==> trial 5 <==
==> flow/design.v <==
localparam  [31: 0] NOP        = 32'h0000_0013;      
localparam  [ 6: 0] LUI     = 7'b0110111,         
                    JAL     = 7'b1101111,         
                    JALR    = 7'b1100111,         
                    BRANCH  = 7'b1100011,         
                    LOAD    = 7'b0000011,         
                    STORE   = 7'b0100011,         
                    ARITHI  = 7'b0010011,         
                    ARITHR  = 7'b0110011;         
localparam  [ 2: 0] BEQ     = 3'b000,
                    BNE     = 3'b001,
                    BLT     = 3'b100,
                    BGE     = 3'b101,
                    BLTU    = 3'b110,
                    BGEU    = 3'b111;
localparam  [ 2: 0] LB      = 3'b000,
                    LH      = 3'b001,
                    LW      = 3'b010,
                    LBU     = 3'b100,
                    LHU     = 3'b101;
localparam  [ 2: 0] SB      = 3'b000,
                    SH      = 3'b001,
                    SW      = 3'b010;
localparam  [ 2: 0] ADD     = 3'b000,     
                    SLL     = 3'b001,
                    SLT     = 3'b010,
                    SLTU    = 3'b011,
                    XOR     = 3'b100,
                    SR      = 3'b101,     
                    OR      = 3'b110,
                    AND     = 3'b111;
`timescale 1ns/1ps
module execute
#(
	parameter [31:0] RESET = 32'h0000_0000
)
(
	input clk,
	input reset,
	input  [31:0] reg_rdata1,
	input  [31:0] reg_rdata2,
	input  [31:0] execute_imm,
	input  [31:0] pc,
	input  [31:0] fetch_pc,
	input     	immediate_sel,
	input     	mem_write,
	input     	jal,
	input     	jalr,
	input     	lui,
	input     	alu,
	input     	branch,
	input     	arithsubtype,
	input     	mem_to_reg,
	input     	stall_read,
	input  [4:0]  dest_reg_sel,
	input  [2:0]  alu_op,
	input  [1:0]  dmem_raddr,
	input     	wb_branch_i,
	input     	wb_branch_nxt_i,
	output [31:0] alu_operand1,
	output [31:0] alu_operand2,
	output [31:0] write_address,
	output    	branch_stall,
	output reg [31:0] next_pc,
	output reg    	branch_taken,
	output [31:0] wb_result,
	output    	wb_mem_write,
	output    	wb_alu_to_reg,
	output [4:0]  wb_dest_reg_sel,
	output    	wb_branch,
	output    	wb_branch_nxt,
	output    	wb_mem_to_reg,
	output [1:0]  wb_read_address,
	output [2:0]  mem_alu_operation
);
localparam  [31: 0] NOP        = 32'h0000_0013;      
localparam  [ 6: 0] LUI     = 7'b0110111,         
                    JAL     = 7'b1101111,         
                    JALR    = 7'b1100111,         
                    BRANCH  = 7'b1100011,         
                    LOAD    = 7'b0000011,         
                    STORE   = 7'b0100011,         
                    ARITHI  = 7'b0010011,         
                    ARITHR  = 7'b0110011;         
localparam  [ 2: 0] BEQ     = 3'b000,
                    BNE     = 3'b001,
                    BLT     = 3'b100,
                    BGE     = 3'b101,
                    BLTU    = 3'b110,
                    BGEU    = 3'b111;
localparam  [ 2: 0] LB      = 3'b000,
                    LH      = 3'b001,
                    LW      = 3'b010,
                    LBU     = 3'b100,
                    LHU     = 3'b101;
localparam  [ 2: 0] SB      = 3'b000,
                    SH      = 3'b001,
                    SW      = 3'b010;
localparam  [ 2: 0] ADD     = 3'b000,     
                    SLL     = 3'b001,
                    SLT     = 3'b010,
                    SLTU    = 3'b011,
                    XOR     = 3'b100,
                    SR      = 3'b101,     
                    OR      = 3'b110,
                    AND     = 3'b111;
reg  [31:0] ex_result;
wire [32:0] ex_result_subs;
wire [32:0] ex_result_subu;
wire [31:0] ex_result_sra = $signed(alu_operand1) >>> alu_operand2[4:0];
assign alu_operand1 = reg_rdata1;
assign alu_operand2 = immediate_sel ? execute_imm : reg_rdata2;  
assign ex_result_subs =
	{alu_operand1[31], alu_operand1} -
	{alu_operand2[31], alu_operand2};
assign ex_result_subu = $unsigned(alu_operand1) - $unsigned(alu_operand2);
assign write_address = alu_operand1 + execute_imm;
assign branch_stall  = wb_branch_nxt_i || wb_branch_i;
always @(*) begin
	next_pc  	= fetch_pc + 4;
	branch_taken = !branch_stall;
	case (1'b1)
    	jal  : next_pc = pc + execute_imm;
    	jalr : next_pc = alu_operand1 + execute_imm;
    	branch: begin
        	case (alu_op)
            	BEQ:  begin
                	next_pc = (ex_result_subs == 0)
                          	? pc + execute_imm
                          	: fetch_pc + 4;
                	if (ex_result_subs != 0)
                    	branch_taken = 1'b0;
            	end
            	BNE:  begin
					next_pc = (ex_result_subs != 0)
                          	? pc + execute_imm
                          	: fetch_pc + 4;
					if (ex_result_subs == 0)
                    	branch_taken = 1'b0;
            	end
            	BLT:  begin
                	next_pc = ex_result_subs[32]
                          	? pc + execute_imm
                          	: fetch_pc + 4;
                	if (!ex_result_subs[32])
                    	branch_taken = 1'b0;
            	end
            	BGE:  begin
                	next_pc = !ex_result_subs[32]
                          	? pc + execute_imm
                          	: fetch_pc + 4;
                	if (ex_result_subs[32])
                    	branch_taken = 1'b0;
            	end
            	BLTU: begin
                	next_pc = ex_result_subu[32]
                          	? pc + execute_imm
                          	: fetch_pc + 4;
                	if (!ex_result_subu[32])
                    	branch_taken = 1'b0;
            	end
            	BGEU: begin
                	next_pc = !ex_result_subu[32]
                          	? pc + execute_imm
                          	: fetch_pc + 4;
                	if (ex_result_subu[32])
                    	branch_taken = 1'b0;
            	end
            	default: next_pc = fetch_pc;  
        	endcase
    	end
    	default: begin     	 
        	next_pc  	= fetch_pc + 4;
        	branch_taken = 1'b0;
    	end
	endcase
end
always @(*) begin
	case (1'b1)
    	mem_write: ex_result = alu_operand2;
    	jal,
    	jalr:  	ex_result = pc + 4;
    	lui:   	ex_result = execute_imm;
    	alu: begin
        	case (alu_op)
            	ADD : ex_result =
                  	arithsubtype
                  	? alu_operand1 - alu_operand2
                  	: alu_operand1 + alu_operand2;
            	SLL : ex_result = alu_operand1 << alu_operand2[4:0];  
            	SLT : ex_result = ex_result_subs[32];
				SLTU: ex_result = ($unsigned(alu_operand1) < $unsigned(alu_operand2)) ? 1 : 0;  
            	XOR : ex_result = alu_operand1 ^ alu_operand2;
            	SR  : ex_result =
                  	arithsubtype
                  	? ex_result_sra
                  	: alu_operand1 >> alu_operand2[4:0];
            	OR  : ex_result = alu_operand1 | alu_operand2;
            	AND : ex_result = alu_operand1 & alu_operand2;
            	default: ex_result = 'hx;
        	endcase
    	end
    	default: ex_result = 'hx;
	endcase
end
ex_mem_wb_reg u_ex_mem_wb (
	.clk        	(clk),
	.reset_n    	(reset),
	.stall_n    	(stall_read),
	.ex_result  	(ex_result),
	.mem_write  	(mem_write && !branch_stall),
	.alu_to_reg 	(alu | lui | jal |
                  	jalr | mem_to_reg),
	.dest_reg_sel   (dest_reg_sel),
	.branch_taken   (branch_taken),
	.mem_to_reg 	(mem_to_reg),
	.read_address   (dmem_raddr),
	.alu_operation  (alu_op),
	.ex_mem_result    	(wb_result),
	.ex_mem_mem_write 	(wb_mem_write),
	.ex_mem_alu_to_reg	(wb_alu_to_reg),
	.ex_mem_dest_reg_sel  (wb_dest_reg_sel),
	.ex_mem_branch    	(wb_branch),
	.ex_mem_branch_nxt	(wb_branch_nxt),
	.ex_mem_mem_to_reg	(wb_mem_to_reg),
	.ex_mem_read_address  (wb_read_address),
	.ex_mem_alu_operation (mem_alu_operation)
);
endmodule
module ex_mem_wb_reg (
	input     	clk,
	input     	reset_n,
	input     	stall_n,
	input  [31:0] ex_result,
	input     	mem_write,
	input     	alu_to_reg,
	input  [4:0]  dest_reg_sel,
	input     	branch_taken,
	input     	mem_to_reg,
	input  [1:0]  read_address,
	input  [2:0]  alu_operation,
	output reg [31:0] ex_mem_result,
	output reg    	ex_mem_mem_write,
	output reg    	ex_mem_alu_to_reg,
	output reg [4:0]  ex_mem_dest_reg_sel,
	output reg    	ex_mem_branch,
	output reg    	ex_mem_branch_nxt,
	output reg    	ex_mem_mem_to_reg,
	output reg [1:0]  ex_mem_read_address,
	output reg [2:0]  ex_mem_alu_operation
);
always @(posedge clk or negedge reset_n) begin
	if (!reset_n) begin
    	ex_mem_result     	<= 32'h0;
    	ex_mem_mem_write  	<= 1'b0;
    	ex_mem_alu_to_reg 	<= 1'b0;
    	ex_mem_dest_reg_sel   <= 5'h0;
    	ex_mem_branch     	<= 1'b0;
    	ex_mem_branch_nxt 	<= 1'b0;
    	ex_mem_mem_to_reg 	<= 1'b0;
    	ex_mem_read_address   <= 2'h0;
    	ex_mem_alu_operation  <= 3'h0;
	end
	else if (!stall_n) begin
    	ex_mem_result     	<= ex_result;
    	ex_mem_mem_write  	<= mem_write;
    	ex_mem_alu_to_reg 	<= alu_to_reg;
    	ex_mem_dest_reg_sel   <= dest_reg_sel;
    	ex_mem_branch     	<= branch_taken;
    	ex_mem_branch_nxt 	<= ex_mem_branch;   
    	ex_mem_mem_to_reg 	<= mem_to_reg;
    	ex_mem_read_address   <= read_address;
    	ex_mem_alu_operation  <= alu_operation;
	end
end
endmodule
==> flow/run.sh <==
#!/bin/bash
# the make line also repeats each setting of config.mk as NAME=value (left out here)
make -C /OpenROAD-flow-scripts/flow DESIGN_CONFIG=/design/flow/config.mk WORK_HOME=/design/flow/orfs CLKGATE_MAP_FILE= finish
==> flow/config.mk <==
export PLATFORM = sky130hd
export DESIGN_NAME = execute
export DESIGN_NICKNAME = execute
export VERILOG_FILES = /design/flow/design.v
export SDC_FILE = /design/flow/constraint.sdc
export NUM_CORES = 4
export LEC_CHECK = 0
export CAP_MARGIN = 10
export CELL_PAD_IN_SITES_DETAIL_PLACEMENT = 1
export CELL_PAD_IN_SITES_GLOBAL_PLACEMENT = 1
export CORE_MARGIN = 7
export CORE_UTILIZATION = 40
export GPL_TIMING_DRIVEN = 0
export HOLD_SLACK_MARGIN = 0.01
export MAX_ROUTING_LAYER = met5
export MIN_ROUTING_LAYER = met1
export SETUP_SLACK_MARGIN = -0.72
export SLEW_MARGIN = 30
==> flow/constraint.sdc <==
create_clock -name core_clock -period 7.89 [get_ports {clk}]
set_input_delay 1.5780 -clock core_clock [delete_from_list [all_inputs] [get_ports {clk}]]
set_output_delay 1.5780 -clock core_clock [all_outputs]
set_load 0.01 [all_outputs]
==> inputs of build 30, as changes to trial 5 <==
CAP_MARGIN = 20   (was 10)
CELL_PAD_IN_SITES_DETAIL_PLACEMENT = default   (was 1)
CELL_PAD_IN_SITES_GLOBAL_PLACEMENT = default   (was 1)
CORE_MARGIN = 2   (was 7)
CORE_UTILIZATION = 72   (was 40)
GPL_TIMING_DRIVEN = default   (was 0)
HOLD_SLACK_MARGIN = default   (was 0.01)
MAX_ROUTING_LAYER = default   (was met5)
MIN_ROUTING_LAYER = default   (was met1)
PLACE_DENSITY = 0.39   (was default)
SETUP_SLACK_MARGIN = default   (was -0.72)
SLEW_MARGIN = 20   (was 30)
==> flow/constraint.sdc (replaced) <==
create_clock -name core_clock -period 10.3 [get_ports {clk}]
set_input_delay 2.0600 -clock core_clock [delete_from_list [all_inputs] [get_ports {clk}]]
set_output_delay 2.0600 -clock core_clock [all_outputs]
set_load 0.01 [all_outputs]
==> inputs of build 33, as changes to trial 5 <==
CAP_MARGIN = 20   (was 10)
CELL_PAD_IN_SITES_DETAIL_PLACEMENT = default   (was 1)
CELL_PAD_IN_SITES_GLOBAL_PLACEMENT = default   (was 1)
CORE_MARGIN = 2   (was 7)
GPL_TIMING_DRIVEN = default   (was 0)
HOLD_SLACK_MARGIN = default   (was 0.01)
MAX_ROUTING_LAYER = default   (was met5)
MIN_ROUTING_LAYER = default   (was met1)
SETUP_SLACK_MARGIN = default   (was -0.72)
SLEW_MARGIN = 20   (was 30)
==> flow/constraint.sdc (replaced) <==
create_clock -name core_clock -period 12.0 [get_ports {clk}]
set_input_delay 2.4000 -clock core_clock [delete_from_list [all_inputs] [get_ports {clk}]]
set_output_delay 2.4000 -clock core_clock [all_outputs]
set_load 0.01 [all_outputs]
==> inputs of build 11, as changes to trial 5 <==
CAP_MARGIN = 20   (was 10)
CELL_PAD_IN_SITES_DETAIL_PLACEMENT = default   (was 1)
CELL_PAD_IN_SITES_GLOBAL_PLACEMENT = default   (was 1)
CORE_ASPECT_RATIO = 1.05   (was default)
CORE_MARGIN = 2   (was 7)
CORE_UTILIZATION = 35   (was 40)
CTS_CLUSTER_SIZE = 15   (was default)
GPL_TIMING_DRIVEN = default   (was 0)
HOLD_SLACK_MARGIN = default   (was 0.01)
MAX_ROUTING_LAYER = default   (was met5)
MIN_ROUTING_LAYER = default   (was met1)
SETUP_SLACK_MARGIN = default   (was -0.72)
SLEW_MARGIN = 20   (was 30)
==> flow/constraint.sdc (replaced) <==
create_clock -name core_clock -period 12.0 [get_ports {clk}]
set_input_delay 2.4000 -clock core_clock [delete_from_list [all_inputs] [get_ports {clk}]]
set_output_delay 2.4000 -clock core_clock [all_outputs]
set_load 0.01 [all_outputs]
==> qor summary <==
Result of the run: build 33 complete, no violations; build 30 aborted with a tool error; trial 5 failed layout checks; build 11 complete, no violations
Failing step: build 33 -; build 30 global routing (5_1_grt); trial 5 -; build 11 -
Violated checks: build 33 -; build 30 -; trial 5 negative setup slack; build 11 -
Hold-critical path depth: build 33 2; build 30 -; trial 5 2; build 11 2
Required time of the worst setup path: build 33 9.60 ns; build 30 -; trial 5 6.31 ns; build 11 9.60 ns
Multi-input combinational cell count: build 33 2,264; build 30 -; trial 5 2,266; build 11 2,264
Number of design rule violations left after detail routing: build 33 0; build 30 -; trial 5 0; build 11 0
Latency at later pin: build 33 0.31 ns; build 30 -; trial 5 0.29 ns; build 11 0.31 ns
Switching share of total power: build 33 0.545; build 30 -; trial 5 0.574; build 11 0.547
Clk pin slew, worst setup/hold paths: build 33 0.08 ns; build 30 -; trial 5 0.07 ns; build 11 0.07 ns
Final Instance Area: build 33 22,400 sq um; build 30 -; trial 5 23,900 sq um; build 11 22,500 sq um
Setup Total Neg Slack: build 33 0 ns; build 30 -; trial 5 -24.83 ns; build 11 0 ns
Min setup slack post-route: build 33 0.642 ns; build 30 -; trial 5 -0.942 ns; build 11 0.244 ns
Library cell appearing most often on the critical path: build 33 -; build 30 -; trial 5 sky130_fd_sc_hd__nor4_2; build 11 sky130_fd_sc_hd__mux2i_1
Layout buffering overhead excluding clock cells: build 33 0.194; build 30 -; trial 5 0.208; build 11 0.193
Combinational logic power: build 33 1.47 mW; build 30 -; trial 5 2.57 mW; build 11 1.48 mW
Violation tally from detailed-route iteration zero: build 33 3,149; build 30 -; trial 5 5,094; build 11 2,867
Total die size: build 33 46,700 sq um; build 30 26,300 sq um; trial 5 51,100 sq um; build 11 53,200 sq um
Post-layout total power: build 33 1.84 mW; build 30 -; trial 5 3.14 mW; build 11 1.85 mW
Power dissipated in sequential cells: build 33 190 uW; build 30 -; trial 5 301 uW; build 11 189 uW
Maximum single-stage delay on the critical path: build 33 0.74 ns; build 30 -; trial 5 0.76 ns; build 11 0.68 ns
Number of nets still failing antenna checks after routing: build 33 0; build 30 -; trial 5 0; build 11 0
Launching instance or port of the critical path: build 33 execute_imm[10]; build 30 -; trial 5 reg_rdata1[23]; build 11 immediate_sel
Maximum resistive drop on vdd: build 33 61.4 uV; build 30 -; trial 5 99.7 uV; build 11 88.0 uV
Total placed cells including tap cells: build 33 3,498; build 30 3,225; trial 5 3,587; build 11 3,557
Power dissipated in the clock network: build 33 181 uW; build 30 -; trial 5 265 uW; build 11 175 uW
Power and IR drop assume default switching activity.
